==> 06-24: inputs <==
## CPU
module CPU(
    input logic clk,
    input logic rst,
    output logic [31:0] im_addr,
    input  logic [31:0] im_rdata,     
    output logic [31:0] dm_addr,
    output logic [31:0] dm_wdata,    
    output logic [3:0]  dm_web,       
    input  logic [31:0] dm_rdata      
);
clock: 5.75 ns
lec_check: 0
cap_margin: 20
core_margin: 2
core_utilization: 66
cts_cluster_diameter: 361
hold_slack_margin: 0.3
place_density: 0.6
setup_slack_margin: 1.32
slew_margin: 20
tns_end_percent: 5
run.sh (not shown) runs the stock make flow with config.mk's settings and CLKGATE_MAP_FILE=.
==> 07-26 (differences from 06-24) <==
==> flow/config.mk (replaced) <==
export PLATFORM = sky130hd
export DESIGN_NAME = CPU
export DESIGN_NICKNAME = CPU
export VERILOG_FILES = /design/flow/design.v
export SDC_FILE = /design/flow/constraint.sdc
export NUM_CORES = 4
export LEC_CHECK = 0
export CAP_MARGIN = 20
export CORE_MARGIN = 2
export CORE_UTILIZATION = 40
export SETUP_SLACK_MARGIN = 1.59
export SLEW_MARGIN = 20
export TNS_END_PERCENT = 80
==> flow/constraint.sdc (replaced) <==
create_clock -name core_clock -period 8.5 [get_ports {clk}]
set_input_delay 1.7000 -clock core_clock [delete_from_list [all_inputs] [get_ports {clk}]]
set_output_delay 1.7000 -clock core_clock [all_outputs]
set_load 0.01 [all_outputs]
==> 11-07 (differences from 06-24) <==
==> flow/config.mk (replaced) <==
export PLATFORM = sky130hd
export DESIGN_NAME = CPU
export DESIGN_NICKNAME = CPU
export VERILOG_FILES = /design/flow/design.v
export SDC_FILE = /design/flow/constraint.sdc
export NUM_CORES = 4
export LEC_CHECK = 0
export ABC_AREA = 0
export CAP_MARGIN = 20
export CORE_MARGIN = 2
export CORE_UTILIZATION = 72
export CTS_CLUSTER_DIAMETER = 357
export CTS_CLUSTER_SIZE = 100
export PLACE_DENSITY = 0.6
export SLEW_MARGIN = 20
export TNS_END_PERCENT = 10
==> flow/constraint.sdc (replaced) <==
create_clock -name core_clock -period 5.69 [get_ports {clk}]
set_input_delay 1.1380 -clock core_clock [delete_from_list [all_inputs] [get_ports {clk}]]
set_output_delay 1.1380 -clock core_clock [all_outputs]
set_load 0.01 [all_outputs]
==> ds_physical_params.txt <==
Summary of implementation characteristics

Parameter                              Value

Floorplan
  Placeable core region .................. 0.115 sq mm
  Row count .................. 124

Run status
  First logged error message .................. [ERROR GRT-0116] Global routing finished with congestion. Check the congestion regions in the DRC Viewer.
  Status .................. stopped before the end
  Stage at which the flow ended .................. global routing

Placement
  Standard cell area after detailed placement .................. 0.0935 sq mm

Clock network
  Number of H-tree levels .................. 1
  Cell resize tally after clock tree synthesis .................. 186

GRT
  Fraction of met2 tracks used by global routing .................. 98.9%
[end of results for 11-07]
==> ds_physical_params.txt <==
Summary of implementation characteristics

Parameter                              Value

Clock network
  Cell resize tally after clock tree synthesis .................. 337
  Number of H-tree levels .................. 4
  Number of setup buffers added after CTS .................. 166

GRT
  Fraction of met1 tracks used by global routing .................. 76.5%
  Fraction of met2 tracks used by global routing .................. 92.2%

Placement
  Standard cell area after detailed placement .................. 0.0937 sq mm

Run status
  First logged error message .................. [ERROR GRT-0116] Global routing finished with congestion. Check the congestion regions in the DRC Viewer.
  Status .................. stopped before the end
  Stage at which the flow ended .................. global routing

Floorplan
  Placeable core region .................. 0.125 sq mm
  Row count .................. 130

Synthesis
  Post-synthesis cell type with the largest combined area .................. edfxtp_1
  Ys cells .................. 6323
[end of results for 06-24]
==> ds_physical_params.txt <==
Implementation parameters

Parameter                              Value

Floorplan
  Placeable core region .................. 0.207 sq mm
  Row count .................. 167

Finish
  Fraction of the core area covered by cells at the end of the flow .................. 46.1%

Clock network
  Number of H-tree levels .................. 4
  Cell resize tally after clock tree synthesis .................. 21

GRT
  Fraction of met2 tracks used by global routing .................. 45.6%

Synthesis
  Primary FF master, synth .................. edfxtp_1

Setup path
  Critical-path cell list .................. nor2b_4, buf_12, a221oi_1, o211ai_1, o211ai_1, a21oi_2, ha_1, nor2b_1, o211ai_1, a21o_1, a211oi_2, o2111ai_2, a21oi_1, o21ai_0, a31oi_4, or2_4, buf_6, nor3_1, a2111oi_0

Run status
  Status .................. complete, no violations
[end of results for 07-26]

==> pepper: inputs <==
CPU again, from the RTL that the note above started with.
clock: 4.06 ns
lec_check: 0
abc_area: 1
cap_margin: 20
core_margin: 2
core_utilization: 72
cts_cluster_diameter: 97
cts_cluster_size: 60
place_density: 0.35
setup_slack_margin: 0.21
slew_margin: 20
==> inputs of juniper, as changes to pepper <==
==> flow/config.mk (replaced) <==
export PLATFORM = sky130hd
export DESIGN_NAME = CPU
export DESIGN_NICKNAME = CPU
export VERILOG_FILES = /design/flow/design.v
export SDC_FILE = /design/flow/constraint.sdc
export NUM_CORES = 4
export LEC_CHECK = 0
export CAP_MARGIN = 20
export CORE_MARGIN = 2
export CORE_UTILIZATION = 58
export CTS_CLUSTER_SIZE = 100
export PLACE_DENSITY = 0.6
export SLEW_MARGIN = 20
==> flow/constraint.sdc (replaced) <==
create_clock -name core_clock -period 5.39 [get_ports {clk}]
set_input_delay 1.0780 -clock core_clock [delete_from_list [all_inputs] [get_ports {clk}]]
set_output_delay 1.0780 -clock core_clock [all_outputs]
set_load 0.01 [all_outputs]
==> inputs of cedar, as changes to pepper <==
==> flow/config.mk (replaced) <==
export PLATFORM = sky130hd
export DESIGN_NAME = CPU
export DESIGN_NICKNAME = CPU
export VERILOG_FILES = /design/flow/design.v
export SDC_FILE = /design/flow/constraint.sdc
export NUM_CORES = 4
export LEC_CHECK = 0
export CAP_MARGIN = 20
export CORE_MARGIN = 2
export CORE_UTILIZATION = 61
export SETUP_SLACK_MARGIN = 1.16
export SLEW_MARGIN = 20
export TNS_END_PERCENT = 5
==> flow/constraint.sdc (replaced) <==
create_clock -name core_clock -period 4.43 [get_ports {clk}]
set_input_delay 0.8860 -clock core_clock [delete_from_list [all_inputs] [get_ports {clk}]]
set_output_delay 0.8860 -clock core_clock [all_outputs]
set_load 0.01 [all_outputs]
==> inputs of maple, as changes to pepper <==
==> flow/config.mk (replaced) <==
export PLATFORM = sky130hd
export DESIGN_NAME = CPU
export DESIGN_NICKNAME = CPU
export VERILOG_FILES = /design/flow/design.v
export SDC_FILE = /design/flow/constraint.sdc
export NUM_CORES = 4
export LEC_CHECK = 0
export CAP_MARGIN = 15
export CORE_MARGIN = 2
export CORE_UTILIZATION = 72
export CTS_CLUSTER_DIAMETER = 350
export CTS_CLUSTER_SIZE = 35
export PLACE_DENSITY = 0.6
export SLEW_MARGIN = 20
==> flow/constraint.sdc (replaced) <==
create_clock -name core_clock -period 6.54 [get_ports {clk}]
set_input_delay 1.3080 -clock core_clock [delete_from_list [all_inputs] [get_ports {clk}]]
set_output_delay 1.3080 -clock core_clock [all_outputs]
set_load 0.01 [all_outputs]
==> reports/metrics.yaml <==
ys_sh_adder_pct: 2.99
final.setup.worst_slack_ps: -2150
fail_reasons: "setup timing"
top_cell_area_share_pct: 36.9
setup_viol: 344
synth.mux.area_fraction_pct: 20.2
yosysChipArea_mm2: 0.0833
status: "failed layout checks"
The numbers above come from cedar.

==> reports/metrics.yaml <==
synth.mux.area_fraction_pct: 0
rows: 127
dp_cells: 13100
top_cell_area_share_pct: 35.1
tritoncts_num_sinks: 1549
status: "stopped before the end"
stop_stage: "5_1_grt"
ys_sh_adder_pct: 2.85
flow.first_error: "[ERROR GRT-0232] Routing congestion too high. Check the congestion heatmap in the GUI."
yosysChipArea_mm2: 0.0876
cts_root_buffer: "sky130_fd_sc_hd__clkbuf_16"
The numbers above come from pepper.

==> reports/metrics.yaml <==
yosysChipArea_mm2: 0.0833
status: "stopped before the end"
synth.mux.area_fraction_pct: 20.2
flow.first_error: "[ERROR GRT-0116] Global routing finished with congestion. Check the congestion regions in the DRC Viewer."
stop_stage: "5_1_grt"
ys_sh_adder_pct: 2.99
die_area_mm2: 0.118
The numbers above come from maple.

==> reports/metrics.yaml <==
status: "failed layout checks"
fail_reasons: "setup timing"
setup_viol: 317
top_cell_area_share_pct: 36.9
dp_cells: 8994
synth.mux.area_fraction_pct: 20.2
final.setup.worst_slack_ps: -670
ys_sh_adder_pct: 2.99
The numbers above come from juniper.


==> inputs of branch violet <==
CPU again, from the RTL that the note above started with.
Settings: LEC_CHECK=0, ABC_AREA=0, CAP_MARGIN=25, CELL_PAD_IN_SITES_DETAIL_PLACEMENT=1, CELL_PAD_IN_SITES_GLOBAL_PLACEMENT=0, CORE_ASPECT_RATIO=1.36, CORE_MARGIN=10, CORE_UTILIZATION=40, CTS_CLUSTER_DIAMETER=65, CTS_CLUSTER_SIZE=90, GPL_ROUTABILITY_DRIVEN=1, GPL_TIMING_DRIVEN=1, HOLD_SLACK_MARGIN=0.22, MAX_ROUTING_LAYER=met4, MIN_ROUTING_LAYER=met2, PLACE_DENSITY_LB_ADDON=0.0, SETUP_SLACK_MARGIN=2.2, SLEW_MARGIN=15; clock period 14.3 ns.
==> inputs of branch zinc, as changes to branch violet <==
==> flow/config.mk (replaced) <==
export PLATFORM = sky130hd
export DESIGN_NAME = CPU
export DESIGN_NICKNAME = CPU
export VERILOG_FILES = /design/flow/design.v
export SDC_FILE = /design/flow/constraint.sdc
export NUM_CORES = 4
export LEC_CHECK = 0
export CAP_MARGIN = 20
export CORE_MARGIN = 2
export CORE_UTILIZATION = 62
export PLACE_DENSITY = 0.6
export SLEW_MARGIN = 20
==> flow/constraint.sdc (replaced) <==
create_clock -name core_clock -period 7.98 [get_ports {clk}]
set_input_delay 1.5960 -clock core_clock [delete_from_list [all_inputs] [get_ports {clk}]]
set_output_delay 1.5960 -clock core_clock [all_outputs]
set_load 0.01 [all_outputs]
==> comparison table <==
| quantity | branch violet | branch zinc |
|---|---|---|
| Worst vdd rail ir drop | 147 uV | 262 uV |
| Clock-pin transition on the worst setup and hold timing paths | 0.10 ns | 0.07 ns |
| Part of the cycle the worst path needs | 68.3% | 96.3% |
| Met3 routed wirelength | 149,000 um | 44,600 um |
| WL met1 | 0 um | 111,000 um |
| Register-to-register setup slack | 4.53 ns | 0.30 ns |
| Fillers | 20,972 | 9,019 |
| Number of global-route vias before repair | 90,726 | 61,904 |
| Pin count of the biggest net entering global routing | 160 | 174 |
| Hpwl dp | 253,000 um | 212,000 um |
| Outcome | complete, no violations | complete, no violations |
| Power in the clock group | 3.72 mW | 7.94 mW |
| Standard cell with the maximum stage delay on the critical path | a21oi_1 | dfrtp_4 |

==> job 8235 <==
CPU again, from the RTL that the note above started with.
==> flow/design.v (excerpt) <==
module CPU(
    input logic clk,
    input logic rst,
    output logic [31:0] im_addr,
    input  logic [31:0] im_rdata,     
    output logic [31:0] dm_addr,
    output logic [31:0] dm_wdata,    
    output logic [3:0]  dm_web,       
    input  logic [31:0] dm_rdata      
);
clock: 5.88 ns
lec_check: 0
cap_margin: 0
core_margin: 2
core_utilization: 66
cts_cluster_diameter: 361
hold_slack_margin: -0.08
place_density: 0.6
setup_slack_margin: 1.32
slew_margin: 20
tns_end_percent: 5
==> job 8058: changes against job 8235 <==
Settings changed: CAP_MARGIN 0 to 20, CORE_ASPECT_RATIO from default to 1.01, CORE_UTILIZATION 66 to 40, CTS_CLUSTER_DIAMETER 361 to default, GPL_TIMING_DRIVEN from default to 0, HOLD_SLACK_MARGIN -0.08 to default, PLACE_DENSITY 0.6 to default, SETUP_SLACK_MARGIN 1.32 to default, TNS_END_PERCENT 5 to 80.
==> flow/constraint.sdc (replaced) <==
create_clock -name core_clock -period 8.5 [get_ports {clk}]
set_input_delay 1.7000 -clock core_clock [delete_from_list [all_inputs] [get_ports {clk}]]
set_output_delay 1.7000 -clock core_clock [all_outputs]
set_load 0.01 [all_outputs]
==> job 2590: changes against job 8235 <==
Settings changed: CAP_MARGIN 0 to 20, CORE_UTILIZATION 66 to 59, CTS_CLUSTER_DIAMETER 361 to default, HOLD_SLACK_MARGIN -0.08 to default, PLACE_DENSITY 0.6 to default, SETUP_SLACK_MARGIN 1.32 to default, TNS_END_PERCENT 5 to default.
==> flow/constraint.sdc (replaced) <==
create_clock -name core_clock -period 4.21 [get_ports {clk}]
set_input_delay 0.8420 -clock core_clock [delete_from_list [all_inputs] [get_ports {clk}]]
set_output_delay 0.8420 -clock core_clock [all_outputs]
set_load 0.01 [all_outputs]
==> deck_impl_summary.md <==
Run Summary

Timing
  – Fin worst setup slack: -2.19 ns
  – Final tally of setup violations: approximately 340

Global routing
  – Met1 track demand over resource in global routing: between 60 and 70%
  – Routing usage on met3: 20.6%
  – All-Layer GR Usage: 52.8%

Floorplanning
  – Full die area: between 100000 and 150000 um^2
  – Number of cell rows: between 100 and 150

Status
  – Outcome: finished with violations
  – Failed Checks: negative setup slack

Placement
  – Post-place instance area: about 99000 um^2
the above is filed under job 2590

==> deck_impl_summary.md <==
Flow Results at a Glance

Global routing
  – Routing usage on met3: between 50% and 60%

Status
  – First reported error: [ERROR GRT-0116] Global routing finished with congestion. Check the congestion regions in the DRC Viewer.
  – Halt Stage: global routing (5_1_grt)
  – Outcome: stopped before the end

Floorplanning
  – Full die area: ~130000 um^2
  – Number of cell rows: 130
the above is filed under job 8235

==> deck_impl_summary.md <==
Run Summary

Floorplanning
  – Full die area: 212000 um^2

Timing
  – Fin worst setup slack: -0.0598 ns
  – Final tally of setup violations: 8

Global routing
  – Met1 track demand over resource in global routing: between 40% and 50%
  – All-Layer GR Usage: 34.5%
  – Routing usage on met3: ~11%

Status
  – Failed Checks: negative setup slack
  – Outcome: finished with violations

Placement
  – Post-place instance area: a little over 90000 um^2
the above is filed under job 8058


==> wip/raven <==
CPU again, from the RTL that the note above started with.
Settings: LEC_CHECK=0, CAP_MARGIN=35, CELL_PAD_IN_SITES_GLOBAL_PLACEMENT=0, CORE_MARGIN=9, CORE_UTILIZATION=48, CTS_CLUSTER_SIZE=22, MAX_ROUTING_LAYER=met4, PLACE_DENSITY=0.87, SETUP_SLACK_MARGIN=0.26, SLEW_MARGIN=20, TNS_END_PERCENT=65; clock period 5.01 ns.
==> wip/willow (differences from wip/raven) <==
- CAP_MARGIN: 35 -> 20
- CELL_PAD_IN_SITES_GLOBAL_PLACEMENT: 0 -> not set
- CORE_MARGIN: 9 -> 2
- CORE_UTILIZATION: 48 -> 40
- CTS_CLUSTER_SIZE: 22 -> not set
- MAX_ROUTING_LAYER: met4 -> not set
- PLACE_DENSITY: 0.87 -> 0.6
- SETUP_SLACK_MARGIN: 0.26 -> not set
- TNS_END_PERCENT: 65 -> not set
==> flow/constraint.sdc (replaced) <==
create_clock -name core_clock -period 7.98 [get_ports {clk}]
set_input_delay 1.5960 -clock core_clock [delete_from_list [all_inputs] [get_ports {clk}]]
set_output_delay 1.5960 -clock core_clock [all_outputs]
set_load 0.01 [all_outputs]
==> summary.txt <==
Physical implementation status

The flow ran to the end and the layout has no timing, DRC or antenna violations. The flow reports that sequential cells draw 43.3% of the design power. The setup clock skew after layout stands at 0.0793 ns. In this run the critical register-to-register path is launched from u_IF_ID_Reg.ID_instr[18]$_DFFE_PP0P_.

The area of the core stands at 207,000 sq um. The arrival time at the worst endpoint stands at 8.40 ns.
That was wip/willow.
==> summary.txt <==
Physical implementation status

The end-of-flow timing check tallies setup violations at approximately 340. The layout checks failed on negative setup slack. The final critical-path setup slack stands at -1.15 ns.

The flow ran to the end, but the layout failed its checks.
That was wip/raven.

==> inputs of job 899 <==
CPU again, from the RTL that the note above started with.
Settings: LEC_CHECK=0, CAP_MARGIN=20, CORE_MARGIN=2, CORE_UTILIZATION=65, CTS_CLUSTER_DIAMETER=361, PLACE_DENSITY=0.6, SETUP_SLACK_MARGIN=-0.36, SLEW_MARGIN=20, TNS_END_PERCENT=5; clock period 5.76 ns.
==> inputs of job 156, as changes to job 899 <==
==> flow/config.mk (replaced) <==
export PLATFORM = sky130hd
export DESIGN_NAME = CPU
export DESIGN_NICKNAME = CPU
export VERILOG_FILES = /design/flow/design.v
export SDC_FILE = /design/flow/constraint.sdc
export NUM_CORES = 4
export LEC_CHECK = 0
export CAP_MARGIN = 20
export CORE_MARGIN = 2
export CORE_UTILIZATION = 58
export SLEW_MARGIN = 20
==> flow/constraint.sdc (replaced) <==
create_clock -name core_clock -period 4.43 [get_ports {clk}]
set_input_delay 0.8860 -clock core_clock [delete_from_list [all_inputs] [get_ports {clk}]]
set_output_delay 0.8860 -clock core_clock [all_outputs]
set_load 0.01 [all_outputs]
==> inputs of job 9703, as changes to job 899 <==
==> flow/config.mk (replaced) <==
export PLATFORM = sky130hd
export DESIGN_NAME = CPU
export DESIGN_NICKNAME = CPU
export VERILOG_FILES = /design/flow/design.v
export SDC_FILE = /design/flow/constraint.sdc
export NUM_CORES = 4
export LEC_CHECK = 0
export CAP_MARGIN = 20
export CORE_MARGIN = 2
export CORE_UTILIZATION = 70
export CTS_CLUSTER_SIZE = 57
export SLEW_MARGIN = 20
==> flow/constraint.sdc (replaced) <==
create_clock -name core_clock -period 6.22 [get_ports {clk}]
set_input_delay 1.2440 -clock core_clock [delete_from_list [all_inputs] [get_ports {clk}]]
set_output_delay 1.2440 -clock core_clock [all_outputs]
set_load 0.01 [all_outputs]
==> results <==
- Synthesized cell count is the same in job 156 and job 9703.
- Against job 9703, the die size of job 899 is higher by 7.6%.
- Area after synthesis is the same in job 899 and job 156.
- Job 156 completed, yet does not pass: setup timing. Job 9703 died in global routing (5_1_grt), error GRT-0116. Job 899 stopped in global routing (5_1_grt) (GRT-0116).
==> figures <==
item                                                                job 9703          job 156                   job 899
Status                                                stopped before the end  failed layout checks    stopped before the end
Failing step                                        global routing (5_1_grt)                -  global routing (5_1_grt)
Reasons for failing layout checks                                          -     setup timing                         -
Chip footprint                                                     0.122 mm2        0.147 mm2                 0.131 mm2
Core outline area                                                  0.118 mm2        0.143 mm2                 0.127 mm2
Post-CTS setup buffers                                                    78               68                         6
Placer congestion estimate                                              1.08             1.08                      1.10
Post-Place Cell Area                                              0.0905 mm2       0.0992 mm2                0.0939 mm2
Number of cell instances after yosys synthesis                          6323             6323                      6323
Post_cts resized                                                         145              201                        73
Detailed Place HPWL                                                245000 um        235000 um                 251000 um
Number of library cell types mapped by synthesis                         107              107                       107
Share of the core filled by cells before placement                     70.6%            58.2%                     65.4%
Sinks on Clock Net                                                      1549             1549                      1549
Placed instance count                                                   8144             9421                      8661
Horizontal die size                                                   349 um           383 um                    362 um
Chip height                                                           349 um           383 um                    362 um
Total clock buffers created by CTS                                       156              162                       154
Post-placement setup slack                                         -0.715 ns         -1.89 ns                 -0.630 ns
Cts-stage hold buffer count                                                0                0                         0
Row count                                                                126              139                       131
Cell count after synthesis                                              6323             6323                      6323
Number of buffers inserted by port buffering                             165              165                       165
H-Tree Depth                                                               4                4                         4
Power is estimated from default activity; no workload was simulated.
